// vga_top
module vga_top(
	input ClkPort,
	input BtnC,
	input BtnU,
	input BtnD,
	input BtnR,
	input BtnL,
	input MoveTick,  
	output hSync, vSync,
	output [3:0] vgaR, vgaG, vgaB,
	output An0, An1, An2, An3, An4, An5, An6, An7,
	output Ca, Cb, Cc, Cd, Ce, Cf, Cg, Dp,
	output MemOE, MemWR, RamCS, QuadSpiFlashCS
	);
==> flow/config.mk <==
export PLATFORM = sky130hd
export DESIGN_NAME = vga_top
export DESIGN_NICKNAME = vga_top
export VERILOG_FILES = /design/flow/design.v
export SDC_FILE = /design/flow/constraint.sdc
export NUM_CORES = 4
export LEC_CHECK = 0
export CAP_MARGIN = 20
export CORE_MARGIN = 2
export CORE_UTILIZATION = 72
export CTS_CLUSTER_SIZE = 14
export PLACE_DENSITY_LB_ADDON = 0.25
export SETUP_SLACK_MARGIN = 1.51
export SLEW_MARGIN = 20
==> flow/constraint.sdc <==
create_clock -name core_clock -period 6.03 [get_ports {ClkPort}]
set_input_delay 1.2060 -clock core_clock [delete_from_list [all_inputs] [get_ports {ClkPort}]]
set_output_delay 1.2060 -clock core_clock [all_outputs]
set_load 0.01 [all_outputs]
run.sh (not shown) runs the stock make flow with config.mk's settings and CLKGATE_MAP_FILE=.
The baseline stopped in global routing (5_1_grt) (GRT-0232).
Edit:
Settings changed: CORE_UTILIZATION 72 to 65, CTS_CLUSTER_SIZE 14 to not set, PLACE_DENSITY_LB_ADDON 0.25 to not set, SETUP_SLACK_MARGIN 1.51 to not set.
Clock period 6.03 ns to 8.85 ns, I/O delays scaled along.
- The changed run ran to the end with no violations
- area after synthesis does not change
- die area increases by 11%
- synthesized cell count does not change
Edit:
Settings changed: CORE_UTILIZATION 65 to 40, PLACE_DENSITY set to 0.6.
Clock period 8.85 ns to 12.0 ns, I/O delays scaled along.
Result:
- The changed run completed without violations
- setup slack gains 2100 ps
- final cell count grows by a little under a tenth
- power shrinks by a quarter to a third
- design area grows slightly
- critical path depth does not change
- combinational power shrinks by a quarter to a third
- wire length grows by a few percent
- sequential cell count does not change
- non-clock buffer count shrinks by 1
- register-to-register slack gains 3000 ps
Edit:
Settings changed: CORE_ASPECT_RATIO set to 0.5, CORE_UTILIZATION 40 to 60, CTS_CLUSTER_DIAMETER set to 174, CTS_CLUSTER_SIZE set to 99, HOLD_SLACK_MARGIN set to 0.26, PLACE_DENSITY 0.6 to not set, SETUP_SLACK_MARGIN set to 2.16, TNS_END_PERCENT set to 35.
=>
- The new run went through all stages and came out clean
- utilization climbs by 21 points
- worst setup slack improved by 160 ps
- final cell count is lower by a little under a tenth
- power is about the same
- clock power rises by a few percent
- global-route usage climbs by 14 points
- area after synthesis does not change
- wire length is lower by a few percent
- fmax climbs slightly
- design area shrinks slightly
Edit:
Settings changed: ABC_AREA set to 1, CELL_PAD_IN_SITES_DETAIL_PLACEMENT set to 0, CELL_PAD_IN_SITES_GLOBAL_PLACEMENT set to 3, CORE_ASPECT_RATIO 0.5 to not set, CORE_MARGIN 2 to 3, CORE_UTILIZATION 60 to 40, CTS_CLUSTER_DIAMETER 174 to 160, CTS_CLUSTER_SIZE 99 to 42, GPL_TIMING_DRIVEN set to 0, HOLD_SLACK_MARGIN 0.26 to not set, MAX_ROUTING_LAYER set to met4, MIN_ROUTING_LAYER set to met2, PLACE_DENSITY set to 0.7, SETUP_SLACK_MARGIN 2.16 to not set, SLEW_MARGIN 20 to 15, TNS_END_PERCENT 35 to 50.
Now the flow ended with an error in global placement (3_3_place_gp).
Synthesized cell count climbs by 34%.
Die size climbs by 68%.
Area after synthesis climbs by 11%.
Edit:
Settings changed: ABC_AREA 1 to not set, CELL_PAD_IN_SITES_DETAIL_PLACEMENT 0 to not set, CELL_PAD_IN_SITES_GLOBAL_PLACEMENT 3 to not set, CORE_ASPECT_RATIO set to 0.5, CORE_MARGIN 3 to 2, CORE_UTILIZATION 40 to 60, CTS_CLUSTER_DIAMETER 160 to 174, CTS_CLUSTER_SIZE 42 to 99, GPL_ROUTABILITY_DRIVEN set to 0, GPL_TIMING_DRIVEN 0 to not set, HOLD_SLACK_MARGIN set to -0.07, MAX_ROUTING_LAYER met4 to not set, MIN_ROUTING_LAYER met2 to not set, PLACE_DENSITY 0.7 to 0.35, SLEW_MARGIN 15 to 20, TNS_END_PERCENT 50 to 5.
Result:
- Now the flow finished with timing, DRC and antenna clean
- die area is lower by about 40%
- area after synthesis is lower by about 10%
- synthesized cell count is lower by 25%

* * *

v35:
Starting RTL as in the previous note.
clock: 11.4 ns
lec_check: 0
abc_area: 0
cap_margin: 20
core_aspect_ratio: 1.2
core_margin: 7
core_utilization: 64
cts_cluster_diameter: 285
cts_cluster_size: 100
gpl_routability_driven: 1
gpl_timing_driven: 1
place_density: 0.61
setup_slack_margin: -0.83
slew_margin: 20
tns_end_percent: 35
Inputs modified between v35 and v8:
-- flow/config.mk --
<<< v35, line 10
>>> v8, line 10
export CELL_PAD_IN_SITES_DETAIL_PLACEMENT = 1
<<< v35, line 12
export CORE_UTILIZATION = 64
>>> v8, line 13
export CORE_UTILIZATION = 52
<<< v35, line 18
export SETUP_SLACK_MARGIN = -0.83
>>> v8, line 19
export SETUP_SLACK_MARGIN = 1.92
Results
Global-route usage sits lower in v8 than in v35.
v8 vs. v35: cell area moved up, number of non-clock buffers moved up, post-detailed-placement half-perimeter wirelength moved up, post-detailed-route via-to-cell ratio moved down.
Changes observed in v8 relative to v35: sequential power -4.7%; global-route track usage on met2 went down by 0.50 points; wire length of the first global-routing pass went up.
Routed wire length in v8 is about 13% higher than in v35
Every run in the comparison, v35 and v8, completed the flow with a clean layout.
The inputs of v36 differ from those of v8 as listed below.
-- flow/config.mk --
<<< v8, line 10
export CELL_PAD_IN_SITES_DETAIL_PLACEMENT = 1
>>> v36, line 10
<<< v8, line 13
export CORE_UTILIZATION = 52
>>> v36, line 12
export CORE_UTILIZATION = 64
<<< v8, line 18
>>> v36, line 17
export HOLD_SLACK_MARGIN = 0.28
<<< v8, line 19
export SETUP_SLACK_MARGIN = 1.92
>>> v36, line 19
export SETUP_SLACK_MARGIN = 1.83
[summary]
As far as part of the total power dissipated in the clock network is concerned, v8 and v36 perform about the same.
v36 -> v8: cell area after synthesis delta 0, exact match
Looking at layout-stage area growth over the synthesis result, v36 sits below v8.
Relative to v8, routed wire length decreased by 12000 um in v36.
Diff v36..v8 | arrival time of the worst setup path | negligible
[compare] base=v8 new=v36: share of power burned in combinational logic now sits lower; die size now sits lower; cell area now sits lower.
diff inputs: v36 => v15
==> flow/config.mk <==
export PLATFORM = sky130hd
export DESIGN_NAME = vga_top
export DESIGN_NICKNAME = vga_top
export VERILOG_FILES = /design/flow/design.v
export SDC_FILE = /design/flow/constraint.sdc
export NUM_CORES = 4
export LEC_CHECK = 0
export CAP_MARGIN = 20
export CORE_MARGIN = 2
export CORE_UTILIZATION = 33
export PLACE_DENSITY = 0.6
export SLEW_MARGIN = 20
==> flow/constraint.sdc <==
create_clock -name core_clock -period 12.5 [get_ports {ClkPort}]
set_input_delay 2.5000 -clock core_clock [delete_from_list [all_inputs] [get_ports {ClkPort}]]
set_output_delay 2.5000 -clock core_clock [all_outputs]
set_load 0.01 [all_outputs]
## What came out
Total power came out lower on v15 than on v36.
Wire length: v36 vs v15 — no meaningful difference
Proportion of cell area spent on the clock network sits lower in v15 than in v36.
In the metrics for v36 and v15, the one carrying the higher number of well-tap cells placed is v15.
v36 reports its topmost layer with routed signal wires as met5 while v15 reports met4.

* * *

Setup of exp/willow:
Starting RTL as in the previous note.
Settings: LEC_CHECK=0, CAP_MARGIN=20, CELL_PAD_IN_SITES_DETAIL_PLACEMENT=0, CELL_PAD_IN_SITES_GLOBAL_PLACEMENT=3, CORE_MARGIN=2, CORE_UTILIZATION=40, CTS_CLUSTER_DIAMETER=310, CTS_CLUSTER_SIZE=42, PLACE_DENSITY=0.7, SLEW_MARGIN=20; clock period 12.0 ns.
Inputs modified between exp/willow and exp/garnet:
Settings: CELL_PAD_IN_SITES_GLOBAL_PLACEMENT no longer set, was 3; CTS_CLUSTER_DIAMETER no longer set, was 310; PLACE_DENSITY now 0.6, was 0.7; CTS_CLUSTER_SIZE no longer set, was 42; CELL_PAD_IN_SITES_DETAIL_PLACEMENT no longer set, was 0; the clock period (ns, I/O delays scaled along) now 5.33, was 12.0.
Against exp/willow as the reference, exp/garnet delivers a higher layout overhead on the synthesized area.
Sort exp/garnet and exp/willow by combinational share of cell area desc -> top: exp/willow
On initial antenna violation count: between exp/garnet and exp/willow, it ends up higher for exp/garnet.
exp/garnet -> stages 100% | layout checks FAIL | negative setup slack
exp/garnet ends up with a clock network area share that is 0.34 points lower than in exp/willow.
exp/willow -> exp/garnet: number of buffers other than clock buffers in the final layout increased by more than 100%
What exp/harbor does differently from exp/garnet at the input level:
Settings: CORE_UTILIZATION changed from 40 to 65; TNS_END_PERCENT newly set to 5; PLACE_DENSITY removed (was 0.6); SETUP_SLACK_MARGIN newly set to 0.92; the clock period (ns, I/O delays scaled along) changed from 5.33 to 5.39.
==> results <==
- Finished, but not clean: exp/harbor, with negative setup slack.
- Worst setup slack for exp/harbor: 0.15 ns down relative to exp/garnet
- The required time of the critical path of exp/harbor is higher than that of exp/garnet.
- Compared with exp/garnet, exp/harbor shows a count of clock-buffer cells in the layout that is 1 higher.
- [compare] base=exp/garnet new=exp/harbor: sequential share of layout area rose by 0.60 points; post-detailed-routing wire length shows a reduction of 8.2%.
### exp/harbor -> exp/lagoon
Settings: removing TNS_END_PERCENT (formerly 5); setting PLACE_DENSITY to 0.6 for the first time; removing SETUP_SLACK_MARGIN (formerly 0.92); changing CORE_UTILIZATION from 65 to 71; changing the clock period (ns, I/O delays scaled along) from 5.39 to 9.52.
==> comparison <==
Count of mapped cells out of synthesis: exp/harbor vs exp/lagoon identical
As of exp/lagoon, wire length had fallen by a few percent compared to exp/harbor.
exp/lagoon went all the way through synthesis, placement and routing and the layout is clean on timing, DRC and antenna.
Higher number of setup violations in the final report was reported by exp/harbor, not exp/lagoon.

* * *

Starting RTL as in the previous note.
Settings: LEC_CHECK=0, CAP_MARGIN=20, CORE_MARGIN=2, CORE_UTILIZATION=72, CTS_CLUSTER_DIAMETER=363, CTS_CLUSTER_SIZE=14, PLACE_DENSITY_LB_ADDON=0.26, SETUP_SLACK_MARGIN=1.1, SLEW_MARGIN=20; clock period 8.26 ns.
The first run completed without violations.
Edit:
- CORE_UTILIZATION: 72 -> 54
- CTS_CLUSTER_DIAMETER: 363 -> not set
- CTS_CLUSTER_SIZE: 14 -> not set
- PLACE_DENSITY_LB_ADDON: 0.26 -> not set
- SETUP_SLACK_MARGIN: 1.1 -> not set
- SLEW_MARGIN: 20 -> 10
- clock period: 8.26 -> 12.0 ns (I/O delays scaled with it)
What happened: Design area drops by 0.68%. Total power drops by 34%. Clock power drops by 35%. Via count drops by 5.0%. Sequential power drops by 32%. Wire length climbs by 4.5%.
Edit:
- CORE_ASPECT_RATIO: not set -> 1.96
- CORE_UTILIZATION: 54 -> 62
- CTS_CLUSTER_DIAMETER: not set -> 249
- CTS_CLUSTER_SIZE: not set -> 99
- HOLD_SLACK_MARGIN: not set -> -0.07
- SETUP_SLACK_MARGIN: not set -> 2.25
- SLEW_MARGIN: 10 -> 20
Register-to-register slack loses 530 ps.
Die size goes down by 12%.
Via count goes up by about 7%.
Wire length goes up by about 10%.
Non-clock buffer count goes up by 7.
Synthesized cell count is unchanged.
Clock-buffer cell count goes down by 1.
Flip-flop count does not change.
Edit:
- CORE_ASPECT_RATIO: 1.96 -> 0.5
- CORE_UTILIZATION: 62 -> 60
- CTS_CLUSTER_DIAMETER: 249 -> 174
- SETUP_SLACK_MARGIN: 2.25 -> not set
Result:
- The new run passed the timing, design-rule and antenna checks
- worst setup slack degrades by 8.4 ps
- count of clock-buffer cells in the layout does not change
- worst hold slack hardly moves
- area after synthesis does not change
- final cell count went up by 0.96%
Edit:
- CORE_ASPECT_RATIO: 0.5 -> 1.96
- CORE_UTILIZATION: 60 -> 68
- CTS_CLUSTER_DIAMETER: 174 -> 217
With this change the flow stopped in 5_1_grt.
Die size drops by 12%.
Area after synthesis is unchanged.
Synthesized cell count does not change.

* * *

## quartz
Starting RTL as in the previous note.
Settings: LEC_CHECK=0, ABC_AREA=1, CAP_MARGIN=20, CORE_ASPECT_RATIO=0.78, CORE_MARGIN=7, CORE_UTILIZATION=37, CTS_CLUSTER_SIZE=27, GPL_ROUTABILITY_DRIVEN=0, GPL_TIMING_DRIVEN=1, PLACE_DENSITY_LB_ADDON=0.08, SETUP_SLACK_MARGIN=-0.22, SLEW_MARGIN=5, TNS_END_PERCENT=35; clock period 7.4 ns.
## Diff of input files: amber against quartz
# quartz
export LEC_CHECK = 0
export ABC_AREA = 1
export CAP_MARGIN = 20
export CORE_ASPECT_RATIO = 0.78
export CORE_MARGIN = 7
export CORE_UTILIZATION = 37
export CTS_CLUSTER_SIZE = 27
export GPL_ROUTABILITY_DRIVEN = 0
export GPL_TIMING_DRIVEN = 1
export PLACE_DENSITY_LB_ADDON = 0.08
export SETUP_SLACK_MARGIN = -0.22
export SLEW_MARGIN = 5
export TNS_END_PERCENT = 35
create_clock -name core_clock -period 7.4 [get_ports {ClkPort}]
# amber
export LEC_CHECK = 0
export ABC_AREA = 1
export CAP_MARGIN = 20
export CORE_ASPECT_RATIO = 0.78
export CORE_MARGIN = 2
export CORE_UTILIZATION = 71
export CTS_CLUSTER_SIZE = 27
export GPL_ROUTABILITY_DRIVEN = 1
export GPL_TIMING_DRIVEN = 1
export PLACE_DENSITY_LB_ADDON = 0.08
export SETUP_SLACK_MARGIN = 0.97
export SLEW_MARGIN = 20
export TNS_END_PERCENT = 35
create_clock -name core_clock -period 7.2 [get_ports {ClkPort}]
Notes after the runs:
Looking at buffer-and-inverter tally for the worst setup path, amber sits above quartz. Taking amber over quartz, the routed length on met2 ratio works out to 0.912. Of the two values seen for most congested layer reported by global routing, met2 was produced by amber and met1 by quartz. Against quartz, via-per-instance ratio in amber rose by more than 10%. amber vs. quartz: arrival time at the worst endpoint went down by 790 ps. Of quartz and amber, the run reporting the higher pre-placement core utilization was amber. Looking only at total setup buffers inserted after CTS, and setting everything else aside, the lower value of quartz and amber goes to quartz. | chip footprint | amber vs quartz | better |. For final hold slack, amber and quartz come out practically identical.

* * *

run 1:
Starting RTL as in the previous note.
==> flow/design.v (excerpt) <==
module vga_top(
	input ClkPort,
	input BtnC,
	input BtnU,
	input BtnD,
	input BtnR,
	input BtnL,
	input MoveTick,  
	output hSync, vSync,
	output [3:0] vgaR, vgaG, vgaB,
	output An0, An1, An2, An3, An4, An5, An6, An7,
	output Ca, Cb, Cc, Cd, Ce, Cf, Cg, Dp,
	output MemOE, MemWR, RamCS, QuadSpiFlashCS
	);
export LEC_CHECK = 0
export ABC_AREA = 1
export CAP_MARGIN = 20
export CORE_MARGIN = 2
export CORE_UTILIZATION = 72
export CTS_CLUSTER_DIAMETER = 379
export CTS_CLUSTER_SIZE = 11
export PLACE_DENSITY = 0.6
export SETUP_SLACK_MARGIN = 0.69
export SLEW_MARGIN = 20
create_clock -name core_clock -period 2.91 [get_ports {ClkPort}]
As the logs show, run 1 stopped at detailed placement after a tool error, so it never reached the end of the flow.
Edits applied to the flow inputs when going from run 1 to run 2:
# run 1
export LEC_CHECK = 0
export ABC_AREA = 1
export CAP_MARGIN = 20
export CORE_MARGIN = 2
export CORE_UTILIZATION = 72
export CTS_CLUSTER_DIAMETER = 379
export CTS_CLUSTER_SIZE = 11
export PLACE_DENSITY = 0.6
export SETUP_SLACK_MARGIN = 0.69
export SLEW_MARGIN = 20
create_clock -name core_clock -period 2.91 [get_ports {ClkPort}]
# run 2
export LEC_CHECK = 0
export CAP_MARGIN = 20
export CORE_MARGIN = 2
export CORE_UTILIZATION = 40
export PLACE_DENSITY = 0.6
export SLEW_MARGIN = 20
create_clock -name core_clock -period 9.52 [get_ports {ClkPort}]
==> comparison <==
Between run 1 and run 2, the flow reports die width increasing by more than a quarter. Synthesized chip area reported by yosys: higher on run 1. NOTE gate count of the mapped netlist run 1->run 2 decreased by more than a quarter. Cmp run 2 vs run 1: AND-OR/OR-AND share of the synthesized area higher in run 2. Die area: run 1 and run 2 compared, higher one is run 2. Run 2: no failed stages, no open violations at the end. The higher count of cell types in the netlist came out of run 2.
Power and IR drop assume default switching activity.
